## design/flow/run.sh

```bash
#!/bin/bash
# the make line also repeats each setting of config.mk as NAME=value (left out here)
make -C /OpenROAD-flow-scripts/flow DESIGN_CONFIG=/design/flow/config.mk WORK_HOME=/design/flow/orfs CLKGATE_MAP_FILE= finish
```

## design/flow/config.mk

```make
export PLATFORM = sky130hd
export DESIGN_NAME = reuleaux
export DESIGN_NICKNAME = reuleaux
export VERILOG_FILES = /design/flow/design.v
export SDC_FILE = /design/flow/constraint.sdc
export NUM_CORES = 4
export LEC_CHECK = 0
export ABC_AREA = 0
export CAP_MARGIN = 15
export CELL_PAD_IN_SITES_GLOBAL_PLACEMENT = 0
export CORE_ASPECT_RATIO = 1.11
export CORE_MARGIN = 2
export CORE_UTILIZATION = 71
export CTS_CLUSTER_SIZE = 29
export GPL_ROUTABILITY_DRIVEN = 1
export GPL_TIMING_DRIVEN = 1
export HOLD_SLACK_MARGIN = -0.1
export PLACE_DENSITY_LB_ADDON = 0.19
export SLEW_MARGIN = 40
```

## design/flow/constraint.sdc

```tcl
create_clock -name core_clock -period 31.4 [get_ports {clk}]
set_input_delay 6.2800 -clock core_clock [delete_from_list [all_inputs] [get_ports {clk}]]
set_output_delay 6.2800 -clock core_clock [all_outputs]
set_load 0.01 [all_outputs]
```

## design/flow/design.v

```verilog
module reuleaux(input logic clk, input logic rst_n, input logic [2:0] colour,
                input logic [7:0] centre_x, input logic [6:0] centre_y, input logic [7:0] diameter,
                input logic start, output logic done,
                output logic [7:0] vga_x, output logic [6:0] vga_y,
                output logic [2:0] vga_colour, output logic vga_plot);
     logic [7:0] offset_y;
     logic load_offset_y;
     logic reset_offset_y;
     logic [7:0] offset_x;
     logic load_offset_x;
     logic reset_offset_x;
     logic signed [9:0] crit;
     logic load_crit_a;
     logic load_crit_b;
     logic reset_crit;
     logic [7:0] c_x3;                                       
     assign c_x3 = centre_x;
     logic [6:0] c_y3;                                       
     logic [50:0] c_y3_temp;
     assign c_y3_temp = (centre_y - ((diameter * 30'b100010011010011010101001111101) / 30'b111011100110101100101000000000));
    logic [50:0] c_y3_temp_2;
    assign c_y3_temp_2 = c_y3_temp[50] ? -c_y3_temp : c_y3_temp;
     assign c_y3 = c_y3_temp_2[6:0];
     logic [7:0] c_x1;                                       
     assign c_x1 = (centre_x + diameter/8'b00000010);
     logic [6:0] c_y1;                                       
     logic [50:0] c_y1_temp; 
     assign c_y1_temp = (centre_y + ((diameter * 30'b010001001101001101010100111110) / 30'b111011100110101100101000000000));
     assign c_y1 = c_y1_temp[6:0];
     logic [7:0] c_x2;                                       
     logic [50:0] c_x2_temp;
     logic [50:0] c_x2_temp_2;
     assign c_x2_temp = (centre_x - diameter/8'b00000010);
     assign c_x2_temp_2 = c_x2_temp[50] ? -c_x2_temp : c_x2_temp;
     assign c_x2 = c_x2_temp_2[7:0];
     logic [6:0] c_y2;                                       
     logic [50:0] c_y2_temp;
     assign c_y2_temp = (centre_y + ((diameter * 30'b010001001101001101010100111110) / 30'b111011100110101100101000000000));
     assign c_y2 = c_y2_temp[6:0];
     register_r_offset_y rroy(clk, start, offset_y, load_offset_y, reset_offset_y);
     register_r_offset_x rrox(clk, start, offset_x, load_offset_x, diameter, reset_offset_x);
     register_r_crit rrc(clk, start, crit, load_crit_a, load_crit_b, offset_y, offset_x, diameter, reset_crit);
     logic [5:0] state;
     statemachine_mooremachine_r smr(clk, start, offset_y, offset_x, crit, state);
     statemachine_combinational_r scr(state, offset_y, offset_x, colour,
                                       load_offset_y, load_offset_x, 
                                       load_crit_a, load_crit_b,
                                        vga_x, vga_y, vga_colour, vga_plot, done,
                                        c_x1, c_y1,
                                        c_x2, c_y2,
                                        c_x3, c_y3,
                                        reset_crit,
                                        reset_offset_x,
                                        reset_offset_y, c_y3_temp, c_x2_temp);
endmodule
module register_r_offset_y(input logic clk, input logic start,              
            output logic [7:0] offset_y, input logic load_offset_y, input logic reset_offset_y);
            always_ff @(posedge clk) begin
            if (start == 1'b0 || reset_offset_y == 1'b1)
                offset_y <= 8'b00000000;
            else if (load_offset_y == 1'b1)
                offset_y <= offset_y + 8'b00000001;
            else
                offset_y <= offset_y;
        end
endmodule
module register_r_offset_x(input logic clk, input logic start,              
            output logic [7:0] offset_x, input logic load_offset_x, input logic [7:0] diameter,
            input logic reset_offset_x);
            always_ff @(posedge clk) begin
            if (start == 1'b0 || reset_offset_x == 1'b1)
                offset_x <= diameter;
            else if (load_offset_x == 1'b1)
                offset_x <= offset_x - 8'b00000001;
            else
                offset_x <= offset_x;
        end
endmodule
module register_r_crit(input logic clk, 
                                input logic start, 
                                output logic [9:0] crit, 
                                input logic load_crit_a, 
                                input logic load_crit_b, 
                                input logic [7:0] offset_y, 
                                input logic [7:0] offset_x,
                                input logic [7:0] diameter,
                                input logic reset_crit);
          always_ff @(posedge clk) begin
            if (start == 1'b0 || reset_crit == 1'b1)
                crit <= (8'b00000001 - diameter);
            else if (load_crit_a == 1'b1)
                crit <= (crit + 8'b00000010 * offset_y + 1);
            else if (load_crit_b == 1'b1)
                crit <= (crit + 8'b00000010 * (offset_y - offset_x) + 8'b00000001);
            else
                crit <= crit;
        end        
endmodule
module statemachine_mooremachine_r(input logic clk, input logic start, 
                                   input logic [7:0] offset_y, input logic [7:0] offset_x, 
                                   input logic [9:0] crit, 
                                   output logic [5:0] state);
    logic [5:0] present_state;
    always @(posedge clk) begin
        if (start == 1'b0) begin  
            present_state = 6'b000000;
        end else begin
            case(present_state)
             6'b000000: present_state = 6'b000001;
             6'b000001: if (offset_y <= offset_x)
                            present_state = 6'b000010;
                            else
                            present_state = 6'b101100;
             6'b000010: present_state = 6'b000011;
             6'b000011: present_state = 6'b000100;
             6'b000100: present_state = 6'b000101;
             6'b000101: present_state = 6'b000110;
             6'b000110: present_state = 6'b000111;
             6'b000111: present_state = 6'b001000;
             6'b001000: present_state = 6'b001001;
             6'b001001: present_state = 6'b001010;
             6'b001010: present_state = 6'b001011;
             6'b001011: if (crit[9] == 1'b1)
                            present_state = 6'b001100;
                            else
                            present_state = 6'b001101;
             6'b001100: present_state = 6'b000001;
             6'b001101: present_state = 6'b001110;
             6'b001110: present_state = 6'b000001;
             6'b101100: present_state = 6'b001111;
             6'b001111: if (offset_y <= offset_x)
                            present_state = 6'b010000;
                            else
                            present_state = 6'b101101;
             6'b010000: present_state = 6'b010001;
             6'b010001: present_state = 6'b010010;
             6'b010010: present_state = 6'b010011;
             6'b010011: present_state = 6'b010100;
             6'b010100: present_state = 6'b010101;
             6'b010101: present_state = 6'b010110;
             6'b010110: present_state = 6'b010111;
             6'b010111: present_state = 6'b011000;
             6'b011000: present_state = 6'b011001;
             6'b011001: if (crit[9] == 1'b1)
                            present_state = 6'b011010;
                            else
                            present_state = 6'b011011;
             6'b011010: present_state = 6'b001111;
             6'b011011: present_state = 6'b011100;
             6'b011100: present_state = 6'b001111;
             6'b101101: present_state = 6'b011101;
             6'b011101: if (offset_y <= offset_x)
                            present_state = 6'b011110;
                            else
                            present_state = 6'b101011;
             6'b011110: present_state = 6'b011111;
             6'b011111: present_state = 6'b100000;
             6'b100000: present_state = 6'b100001;
             6'b100001: present_state = 6'b100010;
             6'b100010: present_state = 6'b100011;
             6'b100011: present_state = 6'b100100;
             6'b100100: present_state = 6'b100101;
             6'b100101: present_state = 6'b100110;
             6'b100110: present_state = 6'b100111;
             6'b100111: if (crit[9] == 1'b1)
                            present_state = 6'b101000;
                            else
                            present_state = 6'b101001;
             6'b101000: present_state = 6'b011101;
             6'b101001: present_state = 6'b101010;
             6'b101010: present_state = 6'b011101;
             6'b101011: present_state = 6'b101011;
            default: present_state = 4'bxxxx;
            endcase
        end
        state = present_state;
    end
endmodule
module statemachine_combinational_r(input logic [5:0] state, 
                                    input logic [7:0] offset_y, 
                                    input logic [7:0] offset_x,
                                    input logic [2:0] colour,
                                    output logic load_offset_y, 
                                    output logic load_offset_x, 
                                    output logic load_crit_a,
                                    output logic load_crit_b,
                                    output logic [7:0] vga_x, 
                                    output logic [6:0] vga_y, 
                                    output logic [2:0] vga_colour, 
                                    output logic vga_plot, 
                                    output logic done,
                                    input logic [7:0] c_x1, input logic [6:0] c_y1,
                                    input logic [7:0] c_x2, input logic [6:0] c_y2,
                                    input logic [7:0] c_x3, input logic [6:0] c_y3,
                                    output logic reset_crit,
                                    output logic reset_offset_x,
                                    output logic reset_offset_y,
                                    input logic [50:0] c_y3_temp,
                                    input logic [50:0] c_x2_temp);
     always @(state or offset_y or offset_x or c_x1 or c_y1 or 
                                               c_x2 or c_y2 or 
                                               c_x3 or c_y3 or colour or c_y3_temp or c_x2_temp) begin
        case(state)
        6'b000000: begin
                load_offset_y <=    1'b0;
                load_offset_x <=    1'b0;
                load_crit_a <=      1'b0;
                load_crit_b <=      1'b0;
                vga_x <=            8'b00000000;
                vga_y <=            7'b0000000;
                vga_colour <=       3'b000;
                vga_plot <=         1'b0;
                reset_crit <=       1'b0;
                reset_offset_x <=   1'b0;
                reset_offset_y <=   1'b0;
                done <= 1'b0;
            end
            6'b000001: begin
                load_offset_y <=    1'b0;
                load_offset_x <=    1'b0;
                load_crit_a <=      1'b0;
                load_crit_b <=      1'b0;
                vga_x <=            8'b00000000;
                vga_y <=            7'b0000000;
                vga_colour <=       3'b000;
                vga_plot <=         1'b0; 
                reset_crit <=       1'b0;
                reset_offset_x <=   1'b0;
                reset_offset_y <=   1'b0;
                done <= 1'b0;
            end
            6'b000010: begin
                load_offset_y <=    1'b0;
                load_offset_x <=    1'b0;
                load_crit_a <=      1'b0;
                load_crit_b <=      1'b0;
                if (c_y3_temp[50] == 1'b1) begin
                    vga_x <=            c_x3 + offset_x;
                    vga_y <=            c_y3 + offset_y - (2 * c_y3);
                    if ((c_x3 + offset_x) > 159 || (c_y3 + offset_y - (2 * c_y3)) > 119) begin
                        vga_colour <=       colour;
                        vga_plot <=         1'b0; 
                    end else if ((c_y3 + offset_y - (2 * c_y3)) <= c_y1 ) begin
                        vga_colour <=       colour;
                        vga_plot <=         1'b0; 
                    end
                    else begin
                        vga_colour <=       colour;
                        vga_plot <=         1'b1; 
                    end
                end else begin
                    vga_x <=            c_x3 + offset_x;
                    vga_y <=            c_y3 + offset_y;
                    if ((c_x3 + offset_x) > 159 || (c_y3 + offset_y) > 119) begin
                        vga_colour <=       colour;
                        vga_plot <=         1'b0; 
                    end else if ((c_y3 + offset_y) <= c_y1) begin
                        vga_colour <=       colour;
                        vga_plot <=         1'b0; 
                    end
                    else begin
                        vga_colour <=       colour;
                        vga_plot <=         1'b1; 
                    end
                end
                reset_crit <=       1'b0;
                reset_offset_x <=   1'b0;
                reset_offset_y <=   1'b0;
                done <= 1'b0;
            end
            6'b000011: begin
                load_offset_y <=    1'b0;
                load_offset_x <=    1'b0;
                load_crit_a <=      1'b0;
                load_crit_b <=      1'b0;
                if (c_y3_temp[50] == 1'b1) begin
                    vga_x <=            c_x3 + offset_y;
                    vga_y <=            c_y3 + offset_x[6:0] - (2 * c_y3);
                    if ((c_x3 + offset_y) > 159 || (c_y3 + offset_x - (2 * c_y3)) > 119) begin
                        vga_colour <=       colour;
                        vga_plot <=         1'b0; 
                    end else if ((c_y3 + offset_x - (2 * c_y3)) <= c_y1) begin
                        vga_colour <=       colour;
                        vga_plot <=         1'b0; 
                    end
                    else begin
                        vga_colour <=       colour;
                        vga_plot <=         1'b1; 
                    end
                end else begin
                    vga_x <=            c_x3 + offset_y;
                    vga_y <=            c_y3 + offset_x[6:0];
                    if ((c_x3 + offset_y) > 159 || (c_y3 + offset_x) > 119) begin
                        vga_colour <=       colour;
                        vga_plot <=         1'b0; 
                    end else if ((c_y3 + offset_x) <= c_y1) begin
                        vga_colour <=       colour;
                        vga_plot <=         1'b0; 
                    end
                    else begin
                        vga_colour <=       colour;
                        vga_plot <=         1'b1; 
                    end
                end
                reset_crit <=       1'b0;
                reset_offset_x <=   1'b0;
                reset_offset_y <=   1'b0;
                done <= 1'b0;
            end
            6'b000100: begin
                load_offset_y <=    1'b0;
                load_offset_x <=    1'b0;
                load_crit_a <=      1'b0;
                load_crit_b <=      1'b0;
                if (c_y3_temp[50] == 1'b1) begin
                    vga_x <=            c_x3 - offset_x;
                    vga_y <=            c_y3 + offset_y - (2 * c_y3);
                    if ((c_x3 - offset_x) > 159 || (c_y3 + offset_y - (2 * c_y3)) > 119) begin
                        vga_colour <=       colour;
                        vga_plot <=         1'b0; 
                    end else if ((c_y3 + offset_y - (2 * c_y3)) <= c_y1) begin
                        vga_colour <=       colour;
                        vga_plot <=         1'b0; 
                    end
                    else begin
                        vga_colour <=       colour;
                        vga_plot <=         1'b1; 
                    end 
                    end else begin
                    vga_x <=            c_x3 - offset_x;
                    vga_y <=            c_y3 + offset_y;
                    if ((c_x3 - offset_x) > 159 || (c_y3 + offset_y) > 119) begin
                        vga_colour <=       colour;
                        vga_plot <=         1'b0; 
                    end else if ((c_y3 + offset_y) <= c_y1) begin
                        vga_colour <=       colour;
                        vga_plot <=         1'b0; 
                    end
                    else begin
                        vga_colour <=       colour;
                        vga_plot <=         1'b1; 
                    end 
                end
                reset_crit <=       1'b0;
                reset_offset_x <=   1'b0;
                reset_offset_y <=   1'b0;
                done <= 1'b0;
            end
            6'b000101: begin
                load_offset_y <=    1'b0;
                load_offset_x <=    1'b0;
                load_crit_a <=      1'b0;
                load_crit_b <=      1'b0;
                if (c_y3_temp[50] == 1'b1) begin
                    vga_x <=            c_x3 - offset_y;
                    vga_y <=            c_y3 + offset_x[6:0] - (2 * c_y3);
                    if ((c_x3 - offset_y) > 159 || (c_y3 + offset_x - (2 * c_y3)) > 119) begin
                        vga_colour <=       colour;
                        vga_plot <=         1'b0; 
                    end else if ((c_y3 + offset_x - (2 * c_y3)) <= c_y1) begin
                        vga_colour <=       colour;
                        vga_plot <=         1'b0; 
                    end
                    else begin
                        vga_colour <=       colour;
                        vga_plot <=         1'b1; 
                end 
                end else begin
                    vga_x <=            c_x3 - offset_y;
                    vga_y <=            c_y3 + offset_x[6:0];
                    if ((c_x3 - offset_y) > 159 || (c_y3 + offset_x) > 119) begin
                        vga_colour <=       colour;
                        vga_plot <=         1'b0; 
                    end else if ((c_y3 + offset_x) <= c_y1) begin
                        vga_colour <=       colour;
                        vga_plot <=         1'b0; 
                    end
                    else begin
                        vga_colour <=       colour;
                        vga_plot <=         1'b1; 
                end 
                end
                reset_crit <=       1'b0;
                reset_offset_x <=   1'b0;
                reset_offset_y <=   1'b0;
                done <= 1'b0;
            end
            6'b000110: begin
                load_offset_y <=    1'b0;
                load_offset_x <=    1'b0;
                load_crit_a <=      1'b0;
                load_crit_b <=      1'b0; 
                if (c_y3_temp[50] == 1'b1) begin
                    vga_x <=            c_x3 - offset_x;
                    vga_y <=            c_y3 - offset_y - (2 * c_y3);
                    if ((c_x3 - offset_x) > 159 || (c_y3 - offset_y - (2 * c_y3)) > 119) begin
                        vga_colour <=       colour;
                        vga_plot <=         1'b0; 
                    end else if ((c_y3 - offset_y - (2 * c_y3)) <= c_y1) begin
                        vga_colour <=       colour;
                        vga_plot <=         1'b0; 
                    end
                    else begin
                        vga_colour <=       colour;
                    vga_plot <=         1'b1; 
                end
                end else begin
                    vga_x <=            c_x3 - offset_x;
                    vga_y <=            c_y3 - offset_y;
                    if ((c_x3 - offset_x) > 159 || (c_y3 - offset_y) > 119) begin
                        vga_colour <=       colour;
                        vga_plot <=         1'b0; 
                    end else if ((c_y3 - offset_y) <= c_y1) begin
                        vga_colour <=       colour;
                        vga_plot <=         1'b0; 
                    end
                    else begin
                        vga_colour <=       colour;
                    vga_plot <=         1'b1; 
                end
                end
                reset_crit <=       1'b0;
                reset_offset_x <=   1'b0;
                reset_offset_y <=   1'b0;
                done <= 1'b0;
            end
            6'b000111: begin
                load_offset_y <=    1'b0;
                load_offset_x <=    1'b0;
                load_crit_a <=      1'b0;
                load_crit_b <=      1'b0;
                if (c_y3_temp[50] == 1'b1) begin
                    vga_x <=            c_x3 - offset_y;
                    vga_y <=            c_y3 - offset_x[6:0] - (2 * c_y3);
                    if ((c_x3 - offset_y) > 159 || (c_y3 - offset_x - (2 * c_y3)) > 119) begin
                        vga_colour <=       colour;
                        vga_plot <=         1'b0; 
                    end else if ((c_y3 - offset_x - (2 * c_y3)) <= c_y1) begin
                        vga_colour <=       colour;
                        vga_plot <=         1'b0; 
                    end
                    else begin
                        vga_colour <=       colour;
                        vga_plot <=         1'b1; 
                end
                end else begin
                    vga_x <=            c_x3 - offset_y;
                    vga_y <=            c_y3 - offset_x[6:0];
                    if ((c_x3 - offset_y) > 159 || (c_y3 - offset_x) > 119) begin
                        vga_colour <=       colour;
                        vga_plot <=         1'b0; 
                    end else if ((c_y3 - offset_x) <= c_y1) begin
                        vga_colour <=       colour;
                        vga_plot <=         1'b0; 
                    end
                    else begin
                        vga_colour <=       colour;
                        vga_plot <=         1'b1; 
                end
                end
                reset_crit <=       1'b0;
                reset_offset_x <=   1'b0;
                reset_offset_y <=   1'b0;
                done <= 1'b0;
            end
            6'b001000: begin
                load_offset_y <=    1'b0;
                load_offset_x <=    1'b0;
                load_crit_a <=      1'b0;
                load_crit_b <=      1'b0;
                if (c_y3_temp[50] == 1'b1) begin
                    vga_x <=            c_x3 + offset_x;
                    vga_y <=            c_y3 - offset_y - (2 * c_y3);
                    if ((c_x3 + offset_x) > 159 || (c_y3 - offset_y - (2 * c_y3)) > 119) begin
                        vga_colour <=       colour;
                        vga_plot <=         1'b0; 
                    end else if ((c_y3 - offset_y - (2 * c_y3)) <= c_y1) begin
                        vga_colour <=       colour;
                        vga_plot <=         1'b0; 
                    end
                    else begin
                        vga_colour <=       colour;
                        vga_plot <=         1'b1; 
                    end
                end else begin
                    vga_x <=            c_x3 + offset_x;
                    vga_y <=            c_y3 - offset_y;
                    if ((c_x3 + offset_x) > 159 || (c_y3 - offset_y) > 119) begin
                        vga_colour <=       colour;
                        vga_plot <=         1'b0; 
                    end else if ((c_y3 - offset_y) <= c_y1) begin
                        vga_colour <=       colour;
                        vga_plot <=         1'b0; 
                    end
                    else begin
                        vga_colour <=       colour;
                        vga_plot <=         1'b1; 
                    end
                end
                reset_crit <=       1'b0;
                reset_offset_x <=   1'b0;
                reset_offset_y <=   1'b0;
                done <= 1'b0;
            end
            6'b001001: begin
                load_offset_y <=    1'b0;
                load_offset_x <=    1'b0;
                load_crit_a <=      1'b0;
                load_crit_b <=      1'b0;
                if (c_y3_temp[50] == 1'b1) begin
                    vga_x <=            c_x3 + offset_y;
                    vga_y <=            c_y3 - offset_x[6:0] - (2 * c_y3);
                    if ((c_x3 + offset_y) > 159 || (c_y3 - offset_x - (2 * c_y3)) > 119) begin
                        vga_colour <=       colour;
                        vga_plot <=         1'b0; 
                    end else if ((c_y3 - offset_x - (2 * c_y3)) <= c_y1) begin
                        vga_colour <=       colour;
                        vga_plot <=         1'b0; 
                    end
                    else begin
                        vga_colour <=       colour;
                        vga_plot <=         1'b1; 
                    end  
                end else begin
                    vga_x <=            c_x3 + offset_y;
                    vga_y <=            c_y3 - offset_x[6:0];
                    if ((c_x3 + offset_y) > 159 || (c_y3 - offset_x) > 119) begin
                        vga_colour <=       colour;
                        vga_plot <=         1'b0; 
                    end else if ((c_y3 - offset_x) <= c_y1) begin
                        vga_colour <=       colour;
                        vga_plot <=         1'b0; 
                    end
                    else begin
                        vga_colour <=       colour;
                        vga_plot <=         1'b1; 
                    end 
                end
                reset_crit <=       1'b0;
                reset_offset_x <=   1'b0;
                reset_offset_y <=   1'b0;
                done <= 1'b0;
            end
            6'b001010: begin
                load_offset_y <=    1'b1;
                load_offset_x <=    1'b0;
                load_crit_a <=      1'b0;
                load_crit_b <=      1'b0;
                vga_x <=            8'b00000000;
                vga_y <=            7'b0000000;
                vga_colour <=       3'b000;
                vga_plot <=         1'b0; 
                reset_crit <=       1'b0;
                reset_offset_x <=   1'b0;
                reset_offset_y <=   1'b0;
                done <= 1'b0;
            end
            6'b001011: begin
                load_offset_y <=    1'b0;
                load_offset_x <=    1'b0;
                load_crit_a <=      1'b0;
                load_crit_b <=      1'b0;
                vga_x <=            8'b00000000;
                vga_y <=            7'b0000000;
                vga_colour <=       3'b000;
                vga_plot <=         1'b0; 
                reset_crit <=       1'b0;
                reset_offset_x <=   1'b0;
                reset_offset_y <=   1'b0;
                done <= 1'b0;
            end
            6'b001100: begin
                load_offset_y <=    1'b0;
                load_offset_x <=    1'b0;
                load_crit_a <=      1'b1;
                load_crit_b <=      1'b0;
                vga_x <=            8'b00000000;
                vga_y <=            7'b0000000;
                vga_colour <=       3'b000;
                vga_plot <=         1'b0; 
                reset_crit <=       1'b0;
                reset_offset_x <=   1'b0;
                reset_offset_y <=   1'b0;
                done <= 1'b0;
            end
            6'b001101: begin
                load_offset_y <=    1'b0;
                load_offset_x <=    1'b1;
                load_crit_a <=      1'b0;
                load_crit_b <=      1'b0;
                vga_x <=            8'b00000000;
                vga_y <=            7'b0000000;
                vga_colour <=       3'b000;
                vga_plot <=         1'b0; 
                reset_crit <=       1'b0;
                reset_offset_x <=   1'b0;
                reset_offset_y <=   1'b0;
                done <= 1'b0;
            end
            6'b001110: begin
                load_offset_y <=    1'b0;
                load_offset_x <=    1'b0;
                load_crit_a <=      1'b0;
                load_crit_b <=      1'b1;
                vga_x <=            8'b00000000;
                vga_y <=            7'b0000000;
                vga_colour <=       3'b000;
                vga_plot <=         1'b0; 
                reset_crit <=       1'b0;
                reset_offset_x <=   1'b0;
                reset_offset_y <=   1'b0;
                done <= 1'b0;
            end
            6'b101100: begin
                load_offset_y <=    1'b0;
                load_offset_x <=    1'b0;
                load_crit_a <=      1'b0;
                load_crit_b <=      1'b0;
                vga_x <=            8'b00000000;
                vga_y <=            7'b0000000;
                vga_colour <=       3'b000;
                vga_plot <=         1'b0; 
                reset_crit <=       1'b1;
                reset_offset_x <=   1'b1;
                reset_offset_y <=   1'b1;
                done <= 1'b0;
            end
            6'b001111: begin
                load_offset_y <=    1'b0;
                load_offset_x <=    1'b0;
                load_crit_a <=      1'b0;
                load_crit_b <=      1'b0;
                vga_x <=            8'b00000000;
                vga_y <=            7'b0000000;
                vga_colour <=       3'b000;
                vga_plot <=         1'b0; 
                reset_crit <=       1'b0;
                reset_offset_x <=   1'b0;
                reset_offset_y <=   1'b0;
                done <= 1'b0;
            end
            6'b010000: begin
                load_offset_y <=    1'b0;
                load_offset_x <=    1'b0;
                load_crit_a <=      1'b0;
                load_crit_b <=      1'b0;
                vga_x <=            c_x1 + offset_x;
                vga_y <=            c_y1 + offset_y;
                if ((c_x1 + offset_x) > 159 || (c_y1 + offset_y) > 119) begin
                    vga_colour <=       colour;
                    vga_plot <=         1'b0; 
                end else if ((c_x1 + offset_x) > c_x3) begin
                    vga_colour <=       colour;
                    vga_plot <=         1'b0; 
                end else if ((c_y1 + offset_y) > c_y1) begin
                    vga_colour <=       colour;
                    vga_plot <=         1'b0; 
                end
                else begin
                    vga_colour <=       colour;
                    vga_plot <=         1'b1; 
                end
                reset_crit <=       1'b0;
                reset_offset_x <=   1'b0;
                reset_offset_y <=   1'b0;
                done <= 1'b0;
            end
            6'b010001: begin
                load_offset_y <=    1'b0;
                load_offset_x <=    1'b0;
                load_crit_a <=      1'b0;
                load_crit_b <=      1'b0;
                vga_x <=            c_x1 + offset_y;
                vga_y <=            c_y1 + offset_x;
                if ((c_x1 + offset_y) > 159 || (c_y1 + offset_x) > 119) begin
                    vga_colour <=       colour;
                    vga_plot <=         1'b0; 
                end else if ((c_x1 + offset_y) > c_x3) begin
                    vga_colour <=       colour;
                    vga_plot <=         1'b0; 
                end else if ((c_y1 + offset_x) > c_y1) begin
                    vga_colour <=       colour;
                    vga_plot <=         1'b0; 
                end
                else begin
                    vga_colour <=       colour;
                    vga_plot <=         1'b1; 
                end
                reset_crit <=       1'b0;
                reset_offset_x <=   1'b0;
                reset_offset_y <=   1'b0;
                done <= 1'b0;
            end
            6'b010010: begin
                load_offset_y <=    1'b0;
                load_offset_x <=    1'b0;
                load_crit_a <=      1'b0;
                load_crit_b <=      1'b0;
                vga_x <=            c_x1 - offset_x;
                vga_y <=            c_y1 + offset_y;
                if ((c_x1 - offset_x) > 159 || (c_y1 + offset_y) > 119) begin
                    vga_colour <=       colour;
                    vga_plot <=         1'b0; 
                end else if ((c_x1 - offset_x) > c_x3) begin
                    vga_colour <=       colour;
                    vga_plot <=         1'b0; 
                end else if ((c_y1 + offset_y) > c_y1) begin
                    vga_colour <=       colour;
                    vga_plot <=         1'b0; 
                end
                else begin
                    vga_colour <=       colour;
                    vga_plot <=         1'b1; 
                end 
                reset_crit <=       1'b0;
                reset_offset_x <=   1'b0;
                reset_offset_y <=   1'b0;
                done <= 1'b0;
            end
            6'b010011: begin
                load_offset_y <=    1'b0;
                load_offset_x <=    1'b0;
                load_crit_a <=      1'b0;
                load_crit_b <=      1'b0;
                vga_x <=            c_x1 - offset_y;
                vga_y <=            c_y1 + offset_x;
                if ((c_x1 - offset_y) > 159 || (c_y1 + offset_x) > 119) begin
                    vga_colour <=       colour;
                    vga_plot <=         1'b0; 
                end else if ((c_x1 - offset_y) > c_x3) begin
                    vga_colour <=       colour;
                    vga_plot <=         1'b0; 
                end else if ((c_y1 + offset_x) > c_y1) begin
                    vga_colour <=       colour;
                    vga_plot <=         1'b0; 
                end
                else begin
                    vga_colour <=       colour;
                    vga_plot <=         1'b1; 
                end 
                reset_crit <=       1'b0;
                reset_offset_x <=   1'b0;
                reset_offset_y <=   1'b0;
                done <= 1'b0;
            end
            6'b010100: begin
                load_offset_y <=    1'b0;
                load_offset_x <=    1'b0;
                load_crit_a <=      1'b0;
                load_crit_b <=      1'b0;
                vga_x <=            c_x1 - offset_x;
                vga_y <=            c_y1 - offset_y;
                if ((c_x1 - offset_x) > 159 || (c_y1 - offset_y) > 119) begin
                    vga_colour <=       colour;
                    vga_plot <=         1'b0; 
                end else if ((c_x1 - offset_x) > c_x3) begin
                    vga_colour <=       colour;
                    vga_plot <=         1'b0; 
                end else if ((c_y1 - offset_y) > c_y1) begin
                    vga_colour <=       colour;
                    vga_plot <=         1'b0; 
                end
                else begin
                    vga_colour <=       colour;
                    vga_plot <=         1'b1; 
                end 
                reset_crit <=       1'b0;
                reset_offset_x <=   1'b0;
                reset_offset_y <=   1'b0;
                done <= 1'b0;
            end
            6'b010101: begin
                load_offset_y <=    1'b0;
                load_offset_x <=    1'b0;
                load_crit_a <=      1'b0;
                load_crit_b <=      1'b0;
                vga_x <=            c_x1 - offset_y;
                vga_y <=            c_y1 - offset_x;
                if ((c_x1 - offset_y) > 159 || (c_y1 - offset_x) > 119) begin
                    vga_colour <=       colour;
                    vga_plot <=         1'b0; 
                end else if ((c_x1 - offset_y) > c_x3) begin
                    vga_colour <=       colour;
                    vga_plot <=         1'b0; 
                end else if ((c_y1 - offset_x) > c_y1) begin
                    vga_colour <=       colour;
                    vga_plot <=         1'b0; 
                end
                else begin
                    vga_colour <=       colour;
                    vga_plot <=         1'b1; 
                end
                reset_crit <=       1'b0;
                reset_offset_x <=   1'b0;
                reset_offset_y <=   1'b0;
                done <= 1'b0;
            end
            6'b010110: begin
                load_offset_y <=    1'b0;
                load_offset_x <=    1'b0;
                load_crit_a <=      1'b0;
                load_crit_b <=      1'b0;
                vga_x <=            c_x1 + offset_x;
                vga_y <=            c_y1 - offset_y;
                if ((c_x1 + offset_x) > 159 || (c_y1 - offset_y) > 119) begin
                    vga_colour <=       colour;
                    vga_plot <=         1'b0; 
                end else if ((c_x1 + offset_x) > c_x3) begin
                    vga_colour <=       colour;
                    vga_plot <=         1'b0; 
                end else if ((c_y1 - offset_y) > c_y1) begin
                    vga_colour <=       colour;
                    vga_plot <=         1'b0; 
                end
                else begin
                    vga_colour <=       colour;
                    vga_plot <=         1'b1; 
                end
                reset_crit <=       1'b0;
                reset_offset_x <=   1'b0;
                reset_offset_y <=   1'b0;
                done <= 1'b0;
            end
            6'b010111: begin
                load_offset_y <=    1'b0;
                load_offset_x <=    1'b0;
                load_crit_a <=      1'b0;
                load_crit_b <=      1'b0;
                vga_x <=            c_x1 + offset_y;
                vga_y <=            c_y1 - offset_x;
                if ((c_x1 + offset_y) > 159 || (c_y1 - offset_x) > 119) begin
                    vga_colour <=       colour;
                    vga_plot <=         1'b0; 
                end else if ((c_x1 + offset_y) > c_x3) begin
                    vga_colour <=       colour;
                    vga_plot <=         1'b0; 
                end else if ((c_y1 - offset_x) > c_y1) begin
                    vga_colour <=       colour;
                    vga_plot <=         1'b0; 
                end
                else begin
                    vga_colour <=       colour;
                    vga_plot <=         1'b1; 
                end 
                reset_crit <=       1'b0;
                reset_offset_x <=   1'b0;
                reset_offset_y <=   1'b0;
                done <= 1'b0;
            end
            6'b011000: begin
                load_offset_y <=    1'b1;
                load_offset_x <=    1'b0;
                load_crit_a <=      1'b0;
                load_crit_b <=      1'b0;
                vga_x <=            8'b00000000;
                vga_y <=            7'b0000000;
                vga_colour <=       3'b000;
                vga_plot <=         1'b0; 
                reset_crit <=       1'b0;
                reset_offset_x <=   1'b0;
                reset_offset_y <=   1'b0;
                done <= 1'b0;
            end
            6'b011001: begin
                load_offset_y <=    1'b0;
                load_offset_x <=    1'b0;
                load_crit_a <=      1'b0;
                load_crit_b <=      1'b0;
                vga_x <=            8'b00000000;
                vga_y <=            7'b0000000;
                vga_colour <=       3'b000;
                vga_plot <=         1'b0; 
                reset_crit <=       1'b0;
                reset_offset_x <=   1'b0;
                reset_offset_y <=   1'b0;
                done <= 1'b0;
            end
            6'b011010: begin
                load_offset_y <=    1'b0;
                load_offset_x <=    1'b0;
                load_crit_a <=      1'b1;
                load_crit_b <=      1'b0;
                vga_x <=            8'b00000000;
                vga_y <=            7'b0000000;
                vga_colour <=       3'b000;
                vga_plot <=         1'b0; 
                reset_crit <=       1'b0;
                reset_offset_x <=   1'b0;
                reset_offset_y <=   1'b0;
                done <= 1'b0;
            end
            6'b011011: begin
                load_offset_y <=    1'b0;
                load_offset_x <=    1'b1;
                load_crit_a <=      1'b0;
                load_crit_b <=      1'b0;
                vga_x <=            8'b00000000;
                vga_y <=            7'b0000000;
                vga_colour <=       3'b000;
                vga_plot <=         1'b0; 
                reset_crit <=       1'b0;
                reset_offset_x <=   1'b0;
                reset_offset_y <=   1'b0;
                done <= 1'b0;
            end
            6'b011100: begin
                load_offset_y <=    1'b0;
                load_offset_x <=    1'b0;
                load_crit_a <=      1'b0;
                load_crit_b <=      1'b1;
                vga_x <=            8'b00000000;
                vga_y <=            7'b0000000;
                vga_colour <=       3'b000;
                vga_plot <=         1'b0; 
                reset_crit <=       1'b0;
                reset_offset_x <=   1'b0;
                reset_offset_y <=   1'b0;
                done <= 1'b0;
            end
            6'b101101: begin
                load_offset_y <=    1'b0;
                load_offset_x <=    1'b0;
                load_crit_a <=      1'b0;
                load_crit_b <=      1'b0;
                vga_x <=            8'b00000000;
                vga_y <=            7'b0000000;
                vga_colour <=       3'b000;
                vga_plot <=         1'b0; 
                reset_crit <=       1'b1;
                reset_offset_x <=   1'b1;
                reset_offset_y <=   1'b1;
                done <= 1'b0;
            end
            6'b011101: begin
                load_offset_y <=    1'b0;
                load_offset_x <=    1'b0;
                load_crit_a <=      1'b0;
                load_crit_b <=      1'b0;
                vga_x <=            8'b00000000;
                vga_y <=            7'b0000000;
                vga_colour <=       3'b000;
                vga_plot <=         1'b0; 
                reset_crit <=       1'b0;
                reset_offset_x <=   1'b0;
                reset_offset_y <=   1'b0;
                done <= 1'b0;
            end
            6'b011110: begin
                load_offset_y <=    1'b0;
                load_offset_x <=    1'b0;
                load_crit_a <=      1'b0;
                load_crit_b <=      1'b0;
                if (c_x2_temp[50] == 1'b1) begin
                    vga_x <=            c_x2 + offset_x - (2 * c_x2);
                    vga_y <=            c_y2 + offset_y;
                    if ((c_x2 + offset_x - (2 * c_x2)) > 159 || (c_y2 + offset_y) > 119) begin
                        vga_colour <=       colour;
                        vga_plot <=         1'b0; 
                    end else if ((c_x2 + offset_x - (2 * c_x2)) < c_x3) begin
                        vga_colour <=       colour;
                        vga_plot <=         1'b0; 
                    end else if ((c_y2 + offset_y) > c_y1) begin
                        vga_colour <=       colour;
                        vga_plot <=         1'b0; 
                    end
                    else begin
                        vga_colour <=       colour;
                        vga_plot <=         1'b1; 
                    end
                end else begin
                    vga_x <=            c_x2 + offset_x;
                    vga_y <=            c_y2 + offset_y;
                    if ((c_x2 + offset_x) > 159 || (c_y2 + offset_y) > 119) begin
                        vga_colour <=       colour;
                        vga_plot <=         1'b0; 
                    end else if ((c_x2 + offset_x) < c_x3) begin
                        vga_colour <=       colour;
                        vga_plot <=         1'b0; 
                    end else if ((c_y2 + offset_y) > c_y1) begin
                        vga_colour <=       colour;
                        vga_plot <=         1'b0; 
                    end
                    else begin
                        vga_colour <=       colour;
                        vga_plot <=         1'b1; 
                    end
                end
                reset_crit <=       1'b0;
                reset_offset_x <=   1'b0;
                reset_offset_y <=   1'b0;
                done <= 1'b0;
            end
            6'b011111: begin
                load_offset_y <=    1'b0;
                load_offset_x <=    1'b0;
                load_crit_a <=      1'b0;
                load_crit_b <=      1'b0;
                if (c_x2_temp[50] == 1'b1) begin
                    vga_x <=            c_x2 + offset_y - (2 * c_x2);
                    vga_y <=            c_y2 + offset_x;
                    if ((c_x2 + offset_y - (2 * c_x2)) > 159 || (c_y2 + offset_x) > 119) begin
                        vga_colour <=       colour;
                        vga_plot <=         1'b0; 
                    end else if ((c_x2 + offset_y - (2 * c_x2)) < c_x3) begin
                        vga_colour <=       colour;
                        vga_plot <=         1'b0; 
                    end else if ((c_y2 + offset_x) > c_y1) begin
                        vga_colour <=       colour;
                        vga_plot <=         1'b0; 
                    end
                    else begin
                        vga_colour <=       colour;
                        vga_plot <=         1'b1; 
                    end
                end else begin
                    vga_x <=            c_x2 + offset_y;
                    vga_y <=            c_y2 + offset_x;
                    if ((c_x2 + offset_y) > 159 || (c_y2 + offset_x) > 119) begin
                        vga_colour <=       colour;
                        vga_plot <=         1'b0; 
                    end else if ((c_x2 + offset_y) < c_x3) begin
                        vga_colour <=       colour;
                        vga_plot <=         1'b0; 
                    end else if ((c_y2 + offset_x) > c_y1) begin
                        vga_colour <=       colour;
                        vga_plot <=         1'b0; 
                    end
                    else begin
                        vga_colour <=       colour;
                        vga_plot <=         1'b1; 
                    end
                end
                reset_crit <=       1'b0;
                reset_offset_x <=   1'b0;
                reset_offset_y <=   1'b0;
                done <= 1'b0;
            end
            6'b100000: begin
                load_offset_y <=    1'b0;
                load_offset_x <=    1'b0;
                load_crit_a <=      1'b0;
                load_crit_b <=      1'b0;
                if (c_x2_temp[50] == 1'b1) begin
                    vga_x <=            c_x2 - offset_x - (2 * c_x2);
                    vga_y <=            c_y2 + offset_y;
                    if ((c_x2 - offset_x - (2 * c_x2)) > 159 || (c_y2 + offset_y) > 119) begin
                        vga_colour <=       colour;
                        vga_plot <=         1'b0; 
                    end else if ((c_x2 - offset_x - (2 * c_x2)) < c_x3) begin
                        vga_colour <=       colour;
                        vga_plot <=         1'b0; 
                    end else if ((c_y2 + offset_y) > c_y1) begin
                        vga_colour <=       colour;
                        vga_plot <=         1'b0; 
                    end
                    else begin
                        vga_colour <=       colour;
                        vga_plot <=         1'b1; 
                    end 
                end else begin
                    vga_x <=            c_x2 - offset_x;
                    vga_y <=            c_y2 + offset_y;
                    if ((c_x2 - offset_x) > 159 || (c_y2 + offset_y) > 119) begin
                        vga_colour <=       colour;
                        vga_plot <=         1'b0; 
                    end else if ((c_x2 - offset_x) < c_x3) begin
                        vga_colour <=       colour;
                        vga_plot <=         1'b0; 
                    end else if ((c_y2 + offset_y) > c_y1) begin
                        vga_colour <=       colour;
                        vga_plot <=         1'b0; 
                    end
                    else begin
                        vga_colour <=       colour;
                        vga_plot <=         1'b1; 
                    end 
                end
                reset_crit <=       1'b0;
                reset_offset_x <=   1'b0;
                reset_offset_y <=   1'b0;
                done <= 1'b0;
            end
            6'b100001: begin
                load_offset_y <=    1'b0;
                load_offset_x <=    1'b0;
                load_crit_a <=      1'b0;
                load_crit_b <=      1'b0;
                if (c_x2_temp[50] == 1'b1) begin
                    vga_x <=            c_x2 - offset_y - (2 * c_x2);
                    vga_y <=            c_y2 + offset_x;
                    if ((c_x2 - offset_y - (2 * c_x2)) > 159 || (c_y2 + offset_x) > 119) begin
                        vga_colour <=       colour;
                        vga_plot <=         1'b0; 
                    end else if ((c_x2 - offset_y - (2 * c_x2)) < c_x3) begin
                        vga_colour <=       colour;
                        vga_plot <=         1'b0; 
                    end else if ((c_y2 + offset_x) > c_y1) begin
                        vga_colour <=       colour;
                        vga_plot <=         1'b0; 
                    end
                    else begin
                        vga_colour <=       colour;
                        vga_plot <=         1'b1; 
                    end
                end else begin
                    vga_x <=            c_x2 - offset_y;
                    vga_y <=            c_y2 + offset_x;
                    if ((c_x2 - offset_y) > 159 || (c_y2 + offset_x) > 119) begin
                        vga_colour <=       colour;
                        vga_plot <=         1'b0; 
                    end else if ((c_x2 - offset_y) < c_x3) begin
                        vga_colour <=       colour;
                        vga_plot <=         1'b0; 
                    end else if ((c_y2 + offset_x) > c_y1) begin
                        vga_colour <=       colour;
                        vga_plot <=         1'b0; 
                    end
                    else begin
                        vga_colour <=       colour;
                        vga_plot <=         1'b1; 
                    end 
                end
                reset_crit <=       1'b0;
                reset_offset_x <=   1'b0;
                reset_offset_y <=   1'b0;
                done <= 1'b0;
            end
            6'b100010: begin
                load_offset_y <=    1'b0;
                load_offset_x <=    1'b0;
                load_crit_a <=      1'b0;
                load_crit_b <=      1'b0;
                if (c_x2_temp[50] == 1'b1) begin
                    vga_x <=            c_x2 - offset_x - (2 * c_x2);
                    vga_y <=            c_y2 - offset_y;
                    if ((c_x2 - offset_x - (2 * c_x2)) > 159 || (c_y2 - offset_y) > 119) begin
                        vga_colour <=       colour;
                        vga_plot <=         1'b0; 
                    end else if ((c_x2 - offset_x - (2 * c_x2)) < c_x3) begin
                        vga_colour <=       colour;
                        vga_plot <=         1'b0; 
                    end else if ((c_y2 - offset_y) > c_y1) begin
                        vga_colour <=       colour;
                        vga_plot <=         1'b0; 
                    end
                    else begin
                        vga_colour <=       colour;
                        vga_plot <=         1'b1; 
                    end 
                end else begin
                    vga_x <=            c_x2 - offset_x;
                    vga_y <=            c_y2 - offset_y;
                    if ((c_x2 - offset_x) > 159 || (c_y2 - offset_y) > 119) begin
                        vga_colour <=       colour;
                        vga_plot <=         1'b0; 
                    end else if ((c_x2 - offset_x) < c_x3) begin
                        vga_colour <=       colour;
                        vga_plot <=         1'b0; 
                    end else if ((c_y2 - offset_y) > c_y1) begin
                        vga_colour <=       colour;
                        vga_plot <=         1'b0; 
                    end
                    else begin
                        vga_colour <=       colour;
                        vga_plot <=         1'b1; 
                    end 
                end
                reset_crit <=       1'b0;
                reset_offset_x <=   1'b0;
                reset_offset_y <=   1'b0;
                done <= 1'b0;
            end
            6'b100011: begin
                load_offset_y <=    1'b0;
                load_offset_x <=    1'b0;
                load_crit_a <=      1'b0;
                load_crit_b <=      1'b0;
                if (c_x2_temp[50] == 1'b1) begin
                    vga_x <=            c_x2 - offset_y - (2 * c_x2);
                    vga_y <=            c_y2 - offset_x;
                    if ((c_x2 - offset_y - (2 * c_x2)) > 159 || (c_y2 - offset_x) > 119) begin
                        vga_colour <=       colour;
                        vga_plot <=         1'b0; 
                    end else if ((c_x2 - offset_y - (2 * c_x2)) < c_x3) begin
                        vga_colour <=       colour;
                        vga_plot <=         1'b0; 
                    end else if ((c_y2 - offset_x) > c_y1) begin
                        vga_colour <=       colour;
                        vga_plot <=         1'b0; 
                    end
                    else begin
                        vga_colour <=       colour;
                        vga_plot <=         1'b1; 
                    end
                end else begin
                    vga_x <=            c_x2 - offset_y;
                    vga_y <=            c_y2 - offset_x;
                    if ((c_x2 - offset_y) > 159 || (c_y2 - offset_x) > 119) begin
                        vga_colour <=       colour;
                        vga_plot <=         1'b0; 
                    end else if ((c_x2 - offset_y) < c_x3) begin
                        vga_colour <=       colour;
                        vga_plot <=         1'b0; 
                    end else if ((c_y2 - offset_x) > c_y1) begin
                        vga_colour <=       colour;
                        vga_plot <=         1'b0; 
                    end
                    else begin
                        vga_colour <=       colour;
                        vga_plot <=         1'b1; 
                    end
                end
                reset_crit <=       1'b0;
                reset_offset_x <=   1'b0;
                reset_offset_y <=   1'b0;
                done <= 1'b0;
            end
            6'b100100: begin
                load_offset_y <=    1'b0;
                load_offset_x <=    1'b0;
                load_crit_a <=      1'b0;
                load_crit_b <=      1'b0;
                if (c_x2_temp[50] == 1'b1) begin
                    vga_x <=            c_x2 + offset_x - (2 * c_x2);
                    vga_y <=            c_y2 - offset_y;
                    if ((c_x2 + offset_x - (2 * c_x2)) > 159 || (c_y2 - offset_y) > 119) begin
                        vga_colour <=       colour;
                        vga_plot <=         1'b0; 
                    end else if ((c_x2 + offset_x - (2 * c_x2)) < c_x3) begin
                        vga_colour <=       colour;
                        vga_plot <=         1'b0; 
                    end else if ((c_y2 - offset_y) > c_y1) begin
                        vga_colour <=       colour;
                        vga_plot <=         1'b0; 
                    end
                    else begin
                        vga_colour <=       colour;
                        vga_plot <=         1'b1; 
                    end
                end else begin
                    vga_x <=            c_x2 + offset_x;
                    vga_y <=            c_y2 - offset_y;
                    if ((c_x2 + offset_x) > 159 || (c_y2 - offset_y) > 119) begin
                        vga_colour <=       colour;
                        vga_plot <=         1'b0; 
                    end else if ((c_x2 + offset_x) < c_x3) begin
                        vga_colour <=       colour;
                        vga_plot <=         1'b0; 
                    end else if ((c_y2 - offset_y) > c_y1) begin
                        vga_colour <=       colour;
                        vga_plot <=         1'b0; 
                    end
                    else begin
                        vga_colour <=       colour;
                        vga_plot <=         1'b1; 
                    end
                end
                reset_crit <=       1'b0;
                reset_offset_x <=   1'b0;
                reset_offset_y <=   1'b0;
                done <= 1'b0;
            end
            6'b100101: begin
                load_offset_y <=    1'b0;
                load_offset_x <=    1'b0;
                load_crit_a <=      1'b0;
                load_crit_b <=      1'b0;
                if (c_x2_temp[50] == 1'b1) begin
                    vga_x <=            c_x2 + offset_y - (2 * c_x2);
                    vga_y <=            c_y2 - offset_x;
                    if ((c_x2 + offset_y - (2 * c_x2)) > 159 || (c_y2 - offset_x) > 119) begin
                        vga_colour <=       colour;
                        vga_plot <=         1'b0; 
                    end else if ((c_x2 + offset_y - (2 * c_x2)) < c_x3) begin
                        vga_colour <=       colour;
                        vga_plot <=         1'b0; 
                    end else if ((c_y2 - offset_x) > c_y1) begin
                        vga_colour <=       colour;
                        vga_plot <=         1'b0; 
                    end
                    else begin
                        vga_colour <=       colour;
                        vga_plot <=         1'b1; 
                    end 
                end else begin
                    vga_x <=            c_x2 + offset_y;
                    vga_y <=            c_y2 - offset_x;
                    if ((c_x2 + offset_y) > 159 || (c_y2 - offset_x) > 119) begin
                        vga_colour <=       colour;
                        vga_plot <=         1'b0; 
                    end else if ((c_x2 + offset_y) < c_x3) begin
                        vga_colour <=       colour;
                        vga_plot <=         1'b0; 
                    end else if ((c_y2 - offset_x) > c_y1) begin
                        vga_colour <=       colour;
                        vga_plot <=         1'b0; 
                    end
                    else begin
                        vga_colour <=       colour;
                        vga_plot <=         1'b1; 
                    end 
                end
                reset_crit <=       1'b0;
                reset_offset_x <=   1'b0;
                reset_offset_y <=   1'b0;
                done <= 1'b0;
            end
            6'b100110: begin
                load_offset_y <=    1'b1;
                load_offset_x <=    1'b0;
                load_crit_a <=      1'b0;
                load_crit_b <=      1'b0;
                vga_x <=            8'b00000000;
                vga_y <=            7'b0000000;
                vga_colour <=       3'b000;
                vga_plot <=         1'b0; 
                reset_crit <=       1'b0;
                reset_offset_x <=   1'b0;
                reset_offset_y <=   1'b0;
                done <= 1'b0;
            end
            6'b100111: begin
                load_offset_y <=    1'b0;
                load_offset_x <=    1'b0;
                load_crit_a <=      1'b0;
                load_crit_b <=      1'b0;
                vga_x <=            8'b00000000;
                vga_y <=            7'b0000000;
                vga_colour <=       3'b000;
                vga_plot <=         1'b0; 
                reset_crit <=       1'b0;
                reset_offset_x <=   1'b0;
                reset_offset_y <=   1'b0;
                done <= 1'b0;
            end
            6'b101000: begin
                load_offset_y <=    1'b0;
                load_offset_x <=    1'b0;
                load_crit_a <=      1'b1;
                load_crit_b <=      1'b0;
                vga_x <=            8'b00000000;
                vga_y <=            7'b0000000;
                vga_colour <=       3'b000;
                vga_plot <=         1'b0; 
                reset_crit <=       1'b0;
                reset_offset_x <=   1'b0;
                reset_offset_y <=   1'b0;
                done <= 1'b0;
            end
            6'b101001: begin
                load_offset_y <=    1'b0;
                load_offset_x <=    1'b1;
                load_crit_a <=      1'b0;
                load_crit_b <=      1'b0;
                vga_x <=            8'b00000000;
                vga_y <=            7'b0000000;
                vga_colour <=       3'b000;
                vga_plot <=         1'b0; 
                reset_crit <=       1'b0;
                reset_offset_x <=   1'b0;
                reset_offset_y <=   1'b0;
                done <= 1'b0;
            end
            6'b101010: begin
                load_offset_y <=    1'b0;
                load_offset_x <=    1'b0;
                load_crit_a <=      1'b0;
                load_crit_b <=      1'b1;
                vga_x <=            8'b00000000;
                vga_y <=            7'b0000000;
                vga_colour <=       3'b000;
                vga_plot <=         1'b0; 
                reset_crit <=       1'b0;
                reset_offset_x <=   1'b0;
                reset_offset_y <=   1'b0;
                done <= 1'b0;
            end
            6'b101011: begin
                load_offset_y <=    1'b0;
                load_offset_x <=    1'b0;
                load_crit_a <=      1'b0;
                load_crit_b <=      1'b0;
                vga_x <=            8'b00000000;
                vga_y <=            7'b0000000;
                vga_colour <=       3'b000;
                vga_plot <=         1'b0; 
                reset_crit <=       1'b0;
                reset_offset_x <=   1'b0;
                reset_offset_y <=   1'b0;
                done <= 1'b1;
            end
            default: begin
                load_offset_y <=    1'bx;
                load_offset_x <=    1'bx;
                load_crit_a <=      1'bx;
                load_crit_b <=      1'bx;
                vga_x <=            8'bxxxxxxxx;
                vga_y <=            7'bxxxxxxx;
                vga_colour <=       3'bxxx;
                vga_plot <=         1'bx; 
                reset_crit <=       1'bx;
                reset_offset_x <=   1'bx;
                reset_offset_y <=   1'bx;
                done <= 1'bx;
            end
        endcase
    end
endmodule
```

==> Changelog: implementation, run 1 <==
### Changed

* Netlist cell types at 134
* Top cells by count: 590 x ha_1, 516 x nor2_1, 423 x a21oi_1
* Clk root buf: clkbuf_16
* Core area at 49600 um2
* Async S/R FF share, synth at 0%
* GP Congestion at 1.12
* Synth logic family: AND-OR/OR-AND gates
* GRT Overall Usage at 73.0%
* Die Span X at 217 um
* Placed Instances at 6507
* Longest Clk Path Bufs at 2
* Post-synthesis cell count at 4946
* Mean area per synthesized cell at 7.20 um2
* Post-synth regs at 32
* Seq/Total Area, Yosys at 2.30%
* Post-DP HPWL at 116 mm
* Mapped Nets at 5665
* Post-synth area hogs: ha_1 21%, xnor2_1 7.6%, a21oi_1 5.9%
* H-tree Lvls at 2
* Cell Area, Placed at 44000 um2
* Failing step: global routing
* Largest area contributor in the netlist: ha_1
* Post-Synth Simple-Gate Area at 22.2%
* FP Rows at 86
* Hold-fix buffer count after cts at 0
* Adder-cell share of the synthesized area at 26.4%
* Die H at 240 um
* FP Util at 71.8%
* Die area at 52000 um2
* CTS Sinks at 32
* First error: [ERROR GRT-0116] Global routing finished with congestion. Check the congestion regions in the DRC Viewer.
* Post-synthesis cell area at 35600 um2
* Gr ovfl total at 343
* Yosys warnings at 5
* Area fraction in compound gates at 29.3%
* Area fraction in mux cells at 1.83%
* Synth top cell by count: ha_1
* Xor+xnor area frac at 12.2%
* Top-area cell share at 20.7%
* Top FF cell, synth: edfxtp_1
* YS chip area at 35600 um2
* Post-synth EDFFs at 18
* I/O pins at 49
* Ys cells at 4946
* Status: aborted with a tool error
* TritonCTS buffer count at 5
* Port Buffer Count at 47
==> stage by stage <==
step | setup TNS, ns | setup WS [ns] | hold WS [ns]
2_1_floorplan | -0.317 | -0.317 | 0.649
3_3_place_gp | -3.01 | -1.91 | 0.743
3_5_place_dp | -6.77 | -2.54 | 0.793
4_1_cts | -0.811 | -0.811 | 0.801
==> per-layer routing <==
metal	track usage, %	overflow
met4	78.8	106
met5	20.0	1
met3	51.8	9
met2	95.8	217
met1	69.8	10
==> what timing repair did <==
action / in CTS
setup endpoints to repair: 6
pin swaps: 91
buffers inserted: 46
resized: 147
==> run 2: changes to the inputs <==
- ABC_AREA: 0 -> 1
- CAP_MARGIN: 15 -> 10
- CELL_PAD_IN_SITES_GLOBAL_PLACEMENT: 0 -> 1
- CORE_UTILIZATION: 71 -> 39
- CTS_CLUSTER_SIZE: 29 -> 98
- GPL_ROUTABILITY_DRIVEN: 1 -> 0
- GPL_TIMING_DRIVEN: 1 -> 0
- HOLD_SLACK_MARGIN: -0.1 -> 0.01
- PLACE_DENSITY_LB_ADDON: 0.19 -> unset
- SETUP_SLACK_MARGIN: unset -> -1.15
- SLEW_MARGIN: 40 -> 0
- clock period: 31.4 -> 59.9 ns (I/O delays scaled with it)
==> run 2 against run 1 <==
The run now finishes clean. Synthesized cell count up 35%. Synthesized area up 9.0%. Die area up 96%.
==> Changelog: implementation, run 2 <==
## Flow update

* Detailed Route WL at 148 mm
* HP Class: reg2reg
* Setup-failing EPs final at 0
* FP Rows at 121 (was 86)
* CP Launch Type: input port
* YS chip area at 38800 um2 (was 35600 um2)
* Post-synthesis cell area at 38800 um2 (was 35600 um2)
* Setup tns final at 0 ns
* Area fraction in compound gates at 14.7% (was 29.3%)
* Pin count of the biggest net entering global routing at 18
* Hold worst-path end: rrc.crit[0]
* Seq/Total Area, Yosys at 2.11% (was 2.30%)
* Post-CTS Resized at 0 (was 147)
* Post-Synth Simple-Gate Area at 38.8% (was 22.2%)
* Adder-cell share of the synthesized area at 24.2% (was 26.4%)
* Area grow syn2layout at 6.17%
* Area fraction in mux cells at 0.0258% (was 1.83%)
* Setup Crit Path Kind: in2out
* Actual slew at the worst max-slew pin at 1.28 ns
* CP Launch Point: diameter[6]
* Top FF cell, synth: edfxtp_1 (unchanged)
* RSZ-0062 raised after global routing: no
* CP Depth at 123
* Longest Clk Path Bufs at 2 (unchanged)
* Clk root buf: clkbuf_16 (unchanged)
* Worst r2r dst: rrc.crit[6]
* CTS tree: done
* Routed vias at 42091
* Async S/R FF share, synth at 0% (unchanged)
* DR DRC count at 0
* Number of nets with antenna violations after routing at 0
* Placed Instances at 8010 (was 6507)
* CP dominant cell by count: nand2_1
* Skew final at 0.0120 ns
* Xor+xnor area frac at 7.53% (was 12.2%)
* Final WS setup at 12.52 ns
* DRT iter0 DRCs at 2609
* Number of global-route vias before repair at 40670
* Clk slew on worst S/H paths at 0.07 ns
* Die Span X at 304 um (was 217 um)
* Delay-heaviest family, CP: simple AND/OR/NAND/NOR gates
* Inserted Diodes at 0
* Yosys warnings at 5 (unchanged)
* Final Max Tran Viols at 0
* Ys cells at 6665 (was 4946)
* Post-synth area hogs: ha_1 19%, nand2_1 18%, inv_1 10% (was ha_1 21%, xnor2_1 7.6%, a21oi_1 5.9%)
* Port Buffer Count at 46 (was 47)
* Fin util at 41.9%
* Gr ovfl total at 0
* CP max-delay cell: clkdlybuf4s50_1
* Buf/Inv on CP at 23
* Placement Setup Slack at 12.47 ns (was -2.54 ns)
* Clk Latency, worst-skew pair at 0.31 ns
* Synth top cell by count: nand2_1 (was ha_1)
* Status: complete, no violations (was aborted with a tool error)
* Largest area contributor in the netlist: ha_1 (unchanged)
* Post-DP HPWL at 127 mm (was 116 mm)
* Fmax at 21.1 MHz
* CP Capture Point: vga_plot
* Crit path DRT at 47.92 ns
* Hold Path Cell Cnt at 1
* Routed len/inst at 18.5 um
* Final-report hold violation count at 0
* Post-synthesis cell count at 6665 (was 4946)
* Hold-fix buffer count after cts at 0 (unchanged)
* Antenna violations before repair at 1
* FP Util at 39.5% (was 71.8%)
* First-pass GRT wire length at 232 mm
* Rel. slew slack at 14.3%
* Reg2reg start: smr.present_state[4]
* Vias per inst at 5.25
* Post-synth EDFFs at 18 (unchanged)
* Mean area per synthesized cell at 5.83 um2 (was 7.20 um2)
* Crit path time final at 47.38 ns
* Worst Hold Launch: rrc.crit[0]
* Maxcap violations at 0
* R2R cell count at 16
* Post-CTS setup buffers at 0 (was 46)
* Arrival @ worst endpoint at 35.40 ns
* GRT Overall Usage at 28.7%
* CTS Sinks at 32 (unchanged)
* Mapped Nets at 7384 (was 5665)
* Iteration tally of the first detailed-router pass at 6
* Final instance area at 41200 um2
* TritonCTS buffer count at 5 (unchanged)
* Hold Slack at 0.639 ns
* I/O pins at 49 (unchanged)
* Post-synth regs at 32 (unchanged)
* Critical Path Sink Type: primary output
* Top-area cell share at 19.0% (was 20.7%)
* Die H at 337 um (was 240 um)
* Worst R2R Setup Slack at 54.81 ns
* Period Utilization, post-route at 79.1%
* Synth logic family: simple AND/OR/NAND/NOR gates (was AND-OR/OR-AND gates)
* Cell Area, Placed at 41000 um2 (was 44000 um2)
* Crit-path max cell delay at 1.08 ns
* Crit Path Max Fanout at 14
* # nets final at 7449
* H-tree Lvls at 2 (unchanged)
* Die area at 102000 um2 (was 52000 um2)
* Layout Cells excl Fill at 8022
* Top cells by count: 1841 x nand2_1, 1083 x inv_1, 616 x nor2_1 (was 590 x ha_1, 516 x nor2_1, 423 x a21oi_1)
* Netlist cell types at 77 (was 134)
* Core area at 98400 um2 (was 49600 um2)
* OpenROAD warnings at 141
run 2: layout make-up:
cell class / count / area [um2]
repair buffers: 58 / 584
clock buffers: 6 / 129
well taps: 1291 / 1620
clock inverters: 2 / 35.0
multi-input cells: 5413 / 33100
fillers: 11232 / 57200
plain buffers: 81 / 657
inverters: 1139 / 4280
flip-flops and latches: 32 / 821
run 2: per-layer routing:
| metal | up-vias | track usage [%] | part of all wire [%] |
|---|---|---|---|
| met3 | 145 | 1.32 | 3.2 |
| met5 | - | 0 | 0.011 |
| li1 | 21684 | - | - |
| met1 | 19408 | 36.8 | 45 |
| met2 | 852 | 52.9 | 50 |
| met4 | 2 | 5.59 | 2.1 |
==> run 3: changes to the inputs <==
- ABC_AREA: 1 -> unset
- CAP_MARGIN: 10 -> 5
- CELL_PAD_IN_SITES_GLOBAL_PLACEMENT: 1 -> 3
- CORE_ASPECT_RATIO: 1.11 -> unset
- CORE_MARGIN: 2 -> 8
- CORE_UTILIZATION: 39 -> 26
- CTS_CLUSTER_DIAMETER: unset -> 133
- CTS_CLUSTER_SIZE: 98 -> 91
- HOLD_SLACK_MARGIN: 0.01 -> 0.15
- MIN_ROUTING_LAYER: unset -> met1
- PLACE_DENSITY: unset -> 0.76
- SETUP_SLACK_MARGIN: -1.15 -> 4.76
- SLEW_MARGIN: 0 -> 20
- TNS_END_PERCENT: unset -> 15
- clock period: 59.9 -> 26.9 ns (I/O delays scaled with it)
==> run 3 against run 2 <==
Core utilization shrank 11 points. Clock skew shrank 0.0071 ns. Worst setup slack lost 17 ns. Global-route usage shrank 8.4 points. Critical path type unchanged. Critical path depth shrank 26. Synthesized area shrank 8.3%. Cell count shrank 12%. Via count shrank 10%. Clock-buffer cell count is the same. Final area grew 4.2%. The layout now fails its checks (negative setup slack).
==> Changelog: implementation, run 3 <==
## Flow update

* Worst r2r dst: rrc.crit[9] (was rrc.crit[6])
* Metal-1 WL at 71.8 mm (was 66.7 mm)
* CTS tree: done (unchanged)
* Setup tns final at -21.39 ns (was 0 ns)
* Number of nets with antenna violations after routing at 0 (unchanged)
* Port Buffer Count at 47 (was 46)
* Largest area contributor in the netlist: ha_1 (unchanged)
* CP Launch Point: diameter[3] (was diameter[6])
* Layout check failures: negative setup slack
* I/O pins at 49 (unchanged)
* Vias per inst at 5.38 (was 5.25)
* Top FF cell, synth: edfxtp_1 (unchanged)
* Status: failed layout checks (was complete, no violations)
* H-tree Lvls at 2 (unchanged)
* Worst R2R Setup Slack at 21.93 ns (was 54.81 ns)
* FP Rows at 136 (was 121)
* DR DRC count at 0 (unchanged)
* Rel. slew slack at 22.2% (was 14.3%)
* Area fraction in mux cells at 1.83% (was 0.0258%)
* Worst Hold Launch: rrc.crit[0] (unchanged)
* OpenROAD warnings at 138 (was 141)
* Hold Path Cell Cnt at 2 (was 1)
* YS chip area at 35600 um2 (was 38800 um2)
* Netlist cell types at 134 (was 77)
* Setup-failing EPs final at 8 (was 0)
* GRT Overall Usage at 20.3% (was 28.7%)
* Core area at 137000 um2 (was 98400 um2)
* Period Utilization, post-route at 116% (was 79.1%)
* Area grow syn2layout at 20.6% (was 6.17%)
* Fmax at 32.1 MHz
* Adder-cell share of the synthesized area at 26.4% (was 24.2%)
* Antenna violations before repair at 0 (was 1)
* DRT iter0 DRCs at 2374 (was 2609)
* Detailed Route WL at 157 mm (was 148 mm)
* Critical Path Sink Type: primary output (unchanged)
* Placement Setup Slack at -10.13 ns (was 12.47 ns)
* CP Launch Type: input port (unchanged)
* Hold Slack at 0.836 ns (was 0.639 ns)
* Post-synth EDFFs at 18 (unchanged)
* Hold worst-path end: rrc.crit[0] (unchanged)
* Arrival @ worst endpoint at 25.76 ns (was 35.40 ns)
* DR WL met2 at 77.0 mm (was 73.6 mm)
* Pin count of the biggest net entering global routing at 18 (unchanged)
* Seq/Total Area, Yosys at 2.30% (was 2.11%)
* Crit-path max cell delay at 0.60 ns (was 1.08 ns)
* Post-synth regs at 32 (unchanged)
* # nets final at 5954 (was 7449)
* Number of global-route vias before repair at 37951 (was 40670)
* Xor+xnor area frac at 12.2% (was 7.53%)
* Die Span X at 386 um (was 304 um)
* Maxcap violations at 0 (unchanged)
* Synth logic family: AND-OR/OR-AND gates (was simple AND/OR/NAND/NOR gates)
* Routed vias at 37840 (was 42091)
* FP Util at 26.0% (was 39.5%)
* Clk root buf: clkbuf_16 (unchanged)
* Ys cells at 4946 (was 6665)
* Final-report hold violation count at 0 (unchanged)
* CP Depth at 97 (was 123)
* Die H at 386 um (was 337 um)
* Clk Latency, worst-skew pair at 0.29 ns (was 0.31 ns)
* R2R cell count at 18 (was 16)
* Longest Clk Path Bufs at 2 (unchanged)
* Reg2reg start: rroy.offset_y[0] (was smr.present_state[4])
* Die area at 149000 um2 (was 102000 um2)
* Skew final at 0.00490 ns (was 0.0120 ns)
* Area fraction in compound gates at 29.3% (was 14.7%)
* TritonCTS buffer count at 5 (unchanged)
* Synth top cell by count: ha_1 (was nand2_1)
* Buf/Inv on CP at 23 (unchanged)
* Top cells by count: 590 x ha_1, 516 x nor2_1, 423 x a21oi_1 (was 1841 x nand2_1, 1083 x inv_1, 616 x nor2_1)
* Post-synthesis cell count at 4946 (was 6665)
* Highest metal used: met4 (was met5)
* Gr ovfl total at 0 (unchanged)
* Post-synth area hogs: ha_1 21%, xnor2_1 7.6%, a21oi_1 5.9% (was ha_1 19%, nand2_1 18%, inv_1 10%)
* Crit path time final at 31.14 ns
* Cell Area, Placed at 38700 um2 (was 41000 um2)
* Final Max Tran Viols at 0 (unchanged)
* Top-area cell share at 20.7% (was 19.0%)
* CP max-delay cell: fa_1 (was clkdlybuf4s50_1)
* Iteration tally of the first detailed-router pass at 6 (unchanged)
* Mapped Nets at 5665 (was 7384)
* Crit Path Max Fanout at 8 (was 14)
* Mean area per synthesized cell at 7.20 um2 (was 5.83 um2)
* HP Class: reg2reg (unchanged)
* Final WS setup at -4.24 ns (was 12.52 ns)
* Actual slew at the worst max-slew pin at 1.17 ns (was 1.28 ns)
* CP dominant cell by count: a21o_1 (was nand2_1)
* Yosys warnings at 5 (unchanged)
* RSZ-0062 raised after global routing: yes (was no)
* Crit path DRT at 21.52 ns (was 47.92 ns)
* Clk slew on worst S/H paths at 0.06 ns (was 0.07 ns)
* First-pass GRT wire length at 237 mm (was 232 mm)
* Final instance area at 43000 um2 (was 41200 um2)
* CTS Sinks at 32 (unchanged)
* Routed len/inst at 22.4 um (was 18.5 um)
* Post-synthesis cell area at 35600 um2 (was 38800 um2)
* Post-Synth Simple-Gate Area at 22.2% (was 38.8%)
* Async S/R FF share, synth at 0% (unchanged)
* CP Capture Point: vga_plot (unchanged)
* Inserted Diodes at 0 (unchanged)
* Post-DP HPWL at 127 mm (about the same)
* Delay-heaviest family, CP: AND-OR/OR-AND gates (was simple AND/OR/NAND/NOR gates)
* Setup Crit Path Kind: in2out (unchanged)
* Routed length on met3 at 4.31 mm (was 4.77 mm)
run 3: cell type report:
| class | instances | area (um2) |
|---|---|---|
| Fill cell | 15062 | 93900 |
| Multi-Input combinational cell | 4412 | 35100 |
| Timing Repair Buffer | 282 | 2370 |
| Tap cell | 1794 | 2240 |
| Inverter | 348 | 1360 |
| Buffer | 154 | 888 |
| Sequential cell | 32 | 822 |
| Clock buffer | 6 | 129 |
| Clock inverter | 2 | 35.0 |
run 3: what timing repair did:
action,4_1_cts,5_1_grt
pin swaps,152,69
resized,409,84
endpoints found under the hold margin,0,0
setup endpoints to repair,8,8
hold buffers,0,0
setup buffers,188,39
gates cloned,2,0
run 3: through the flow:
| step | std cells | utilization [%] |
|---|---|---|
| floorplan | 4946 | - |
| global route | 7030 | 31.4 |
| CTS | 6991 | 30.9 |
| finish | 7030 | 31.4 |
| detailed placement | 6793 | 28.3 |
| global placement | 6787 | 28.2 |
run 3: routing by layer:
layer	track usage (%)	up-vias
met5	0	-
met4	4.34	0
met2	37.0	768
met3	0.861	171
li1	-	18604
met1	26.5	18297
